P:
==> flow/design.v (excerpt) <==
module top#(       
    parameter FIFO_DEPTH = 16,
    parameter DATA_WIDTH = 32,
    parameter START_NUMBER = 0    
)(
    input  logic        GCLK,
    input  logic        OTG_RESETN,
    input  logic [DATA_WIDTH-1:0] wdatax,
    input  logic [DATA_WIDTH-1:0] wdatay,
    input  logic        validx,
    input  logic        validy,
    input  logic [DATA_WIDTH-1:0] kx_u,
    input  logic [DATA_WIDTH-1:0] bx_u,
    input  logic [DATA_WIDTH-1:0] kx_c,
    input  logic [DATA_WIDTH-1:0] bx_c,
    input  logic [DATA_WIDTH-1:0] ky_u,
    input  logic [DATA_WIDTH-1:0] by_u,
    input  logic [DATA_WIDTH-1:0] ky_c,
    input  logic [DATA_WIDTH-1:0] by_c,
    output logic        sel_1_0,
    output logic        sel_1_1,
    output logic        sel_2_0,
    output logic        sel_2_1,
    output logic        AS2_r,
    output  logic       wready,
    output logic        JB1,
    output logic        JB2,
    output logic        JB3,
    output logic        JB4,
    output logic        JB7,
    output logic        JB8,
    output logic        JB9,
    output logic        JB10,
    output logic        JA1,
    output logic        JA2,
    output logic        JA3,
    output logic        JA4,
    output logic        JA7,
    output logic        JA8,
    output logic        JA9,
    output logic        JA10,
    output logic        JC1_N,
    output logic        JC1_P,
        input logic        JC2_N,
    output logic        JC2_P,
    output logic        JC3_P
);
For scale: ~10000 cells after synthesis, about 1300 flip-flops, ~350 I/O pins, about 100000 um^2 of cells after synthesis.
make LEC_CHECK=0 ABC_AREA=0 CAP_MARGIN=30 CORE_ASPECT_RATIO=1.3 CORE_MARGIN=8 CORE_UTILIZATION=36 CTS_CLUSTER_SIZE=88 GPL_ROUTABILITY_DRIVEN=1 GPL_TIMING_DRIVEN=0 PLACE_DENSITY_LB_ADDON=0.01 SETUP_SLACK_MARGIN=0.35 SLEW_MARGIN=25 TNS_END_PERCENT=5 finish   # period 9.15 ns
run.sh (not shown) runs the stock make flow with config.mk's settings and CLKGATE_MAP_FILE=.
P did not stop at any stage, and its layout met the timing, design-rule and antenna checks.
Edits applied to the flow inputs when going from P to Q:
- removing GPL_TIMING_DRIVEN (formerly 0)
- changing CTS_CLUSTER_SIZE from 88 to 38
- changing GPL_ROUTABILITY_DRIVEN from 1 to 0
- changing ABC_AREA from 0 to 1
- removing CORE_ASPECT_RATIO (formerly 1.3)
- changing CORE_MARGIN from 8 to 4
- changing the clock period (ns, I/O delays scaled along) from 9.15 to 10.0
==> results <==
Compared with P, in Q number of inserted filler cells in the final layout rose 2158; largest fanout on the critical path rose 19; core occupancy in the finished layout fell 1.1 points; wire length fell 7.6%.

* * *

top again, from the RTL that the note above started with.
Design top, start of the top module:
module top#(       
    parameter FIFO_DEPTH = 16,
    parameter DATA_WIDTH = 32,
    parameter START_NUMBER = 0    
)(
    input  logic        GCLK,
    input  logic        OTG_RESETN,
    input  logic [DATA_WIDTH-1:0] wdatax,
    input  logic [DATA_WIDTH-1:0] wdatay,
    input  logic        validx,
    input  logic        validy,
    input  logic [DATA_WIDTH-1:0] kx_u,
    input  logic [DATA_WIDTH-1:0] bx_u,
    input  logic [DATA_WIDTH-1:0] kx_c,
    input  logic [DATA_WIDTH-1:0] bx_c,
    input  logic [DATA_WIDTH-1:0] ky_u,
    input  logic [DATA_WIDTH-1:0] by_u,
    input  logic [DATA_WIDTH-1:0] ky_c,
    input  logic [DATA_WIDTH-1:0] by_c,
    output logic        sel_1_0,
    output logic        sel_1_1,
    output logic        sel_2_0,
    output logic        sel_2_1,
    output logic        AS2_r,
    output  logic       wready,
    output logic        JB1,
    output logic        JB2,
    output logic        JB3,
    output logic        JB4,
    output logic        JB7,
    output logic        JB8,
    output logic        JB9,
    output logic        JB10,
    output logic        JA1,
    output logic        JA2,
    output logic        JA3,
    output logic        JA4,
    output logic        JA7,
    output logic        JA8,
    output logic        JA9,
    output logic        JA10,
    output logic        JC1_N,
    output logic        JC1_P,
        input logic        JC2_N,
    output logic        JC2_P,
    output logic        JC3_P
);
Settings: LEC_CHECK=0, CAP_MARGIN=0, CELL_PAD_IN_SITES_DETAIL_PLACEMENT=1, CELL_PAD_IN_SITES_GLOBAL_PLACEMENT=1, CORE_ASPECT_RATIO=0.74, CORE_MARGIN=6, CORE_UTILIZATION=40, PLACE_DENSITY_LB_ADDON=0.04, SLEW_MARGIN=0; clock period 17.0 ns.
The first run completed with no timing, DRC or antenna violations.
Edit:
==> flow/config.mk (replaced) <==
export PLATFORM = sky130hd
export DESIGN_NAME = top
export DESIGN_NICKNAME = top
export VERILOG_FILES = /design/flow/design.v
export SDC_FILE = /design/flow/constraint.sdc
export NUM_CORES = 4
export LEC_CHECK = 0
export CAP_MARGIN = 20
export CORE_MARGIN = 2
export CORE_UTILIZATION = 40
export PLACE_DENSITY = 0.6
export SLEW_MARGIN = 20
==> flow/constraint.sdc (replaced) <==
create_clock -name core_clock -period 12.8 [get_ports {GCLK}]
set_input_delay 2.5600 -clock core_clock [delete_from_list [all_inputs] [get_ports {GCLK}]]
set_output_delay 2.5600 -clock core_clock [all_outputs]
set_load 0.01 [all_outputs]
What happened: The new run produced a clean layout. Cell area went up by 0.35%. Non-clock buffer count went down by 5. Sequential power went up by about 30%. First-iteration DRC count went up by 5.1%. Hold slack improved by 0.016 ns. Area after synthesis does not change. Power went up by 32%. Clock power went up by about 40%.
Edit:
--- a/flow/config.mk
+++ b/flow/config.mk
@@ -10 +10 @@
-export CORE_UTILIZATION = 40
+export CORE_UTILIZATION = 60
==> flow/constraint.sdc (replaced) <==
create_clock -name core_clock -period 4.98 [get_ports {GCLK}]
set_input_delay 0.9960 -clock core_clock [delete_from_list [all_inputs] [get_ports {GCLK}]]
set_output_delay 0.9960 -clock core_clock [all_outputs]
set_load 0.01 [all_outputs]
What happened:
- The new run finished but failed the layout checks on negative setup slack
- register-to-register slack gets worse by 5.9 ns
- combinational power rose to 3.2 times its value
- cell area increases by 7.3%
- first-iteration DRC count is higher by 23%
- core utilization climbs by 27 points
- critical path depth rises by 3
- global-route usage came out higher by 13 points
- count of clock-buffer cells in the layout drops by 10
- wire length went up by 6.9%
- via count went up by 5.9%
Edit:
--- a/flow/config.mk
+++ b/flow/config.mk
@@ -7,0 +8 @@
+export ABC_AREA = 1
@@ -10,2 +11,3 @@
-export CORE_UTILIZATION = 60
-export PLACE_DENSITY = 0.6
+export CORE_UTILIZATION = 72
+export PLACE_DENSITY_LB_ADDON = 0.28
+export SETUP_SLACK_MARGIN = -0.31
==> flow/constraint.sdc (replaced) <==
create_clock -name core_clock -period 5.29 [get_ports {GCLK}]
set_input_delay 1.0580 -clock core_clock [delete_from_list [all_inputs] [get_ports {GCLK}]]
set_output_delay 1.0580 -clock core_clock [all_outputs]
set_load 0.01 [all_outputs]
Effect: The changed run died in 5_1_grt with GRT-0232. Synthesized area rises by 5.2%. Die area decreases by 12%. Synthesized cell count rises by 25%.
Power is estimated from default activity; no workload was simulated.
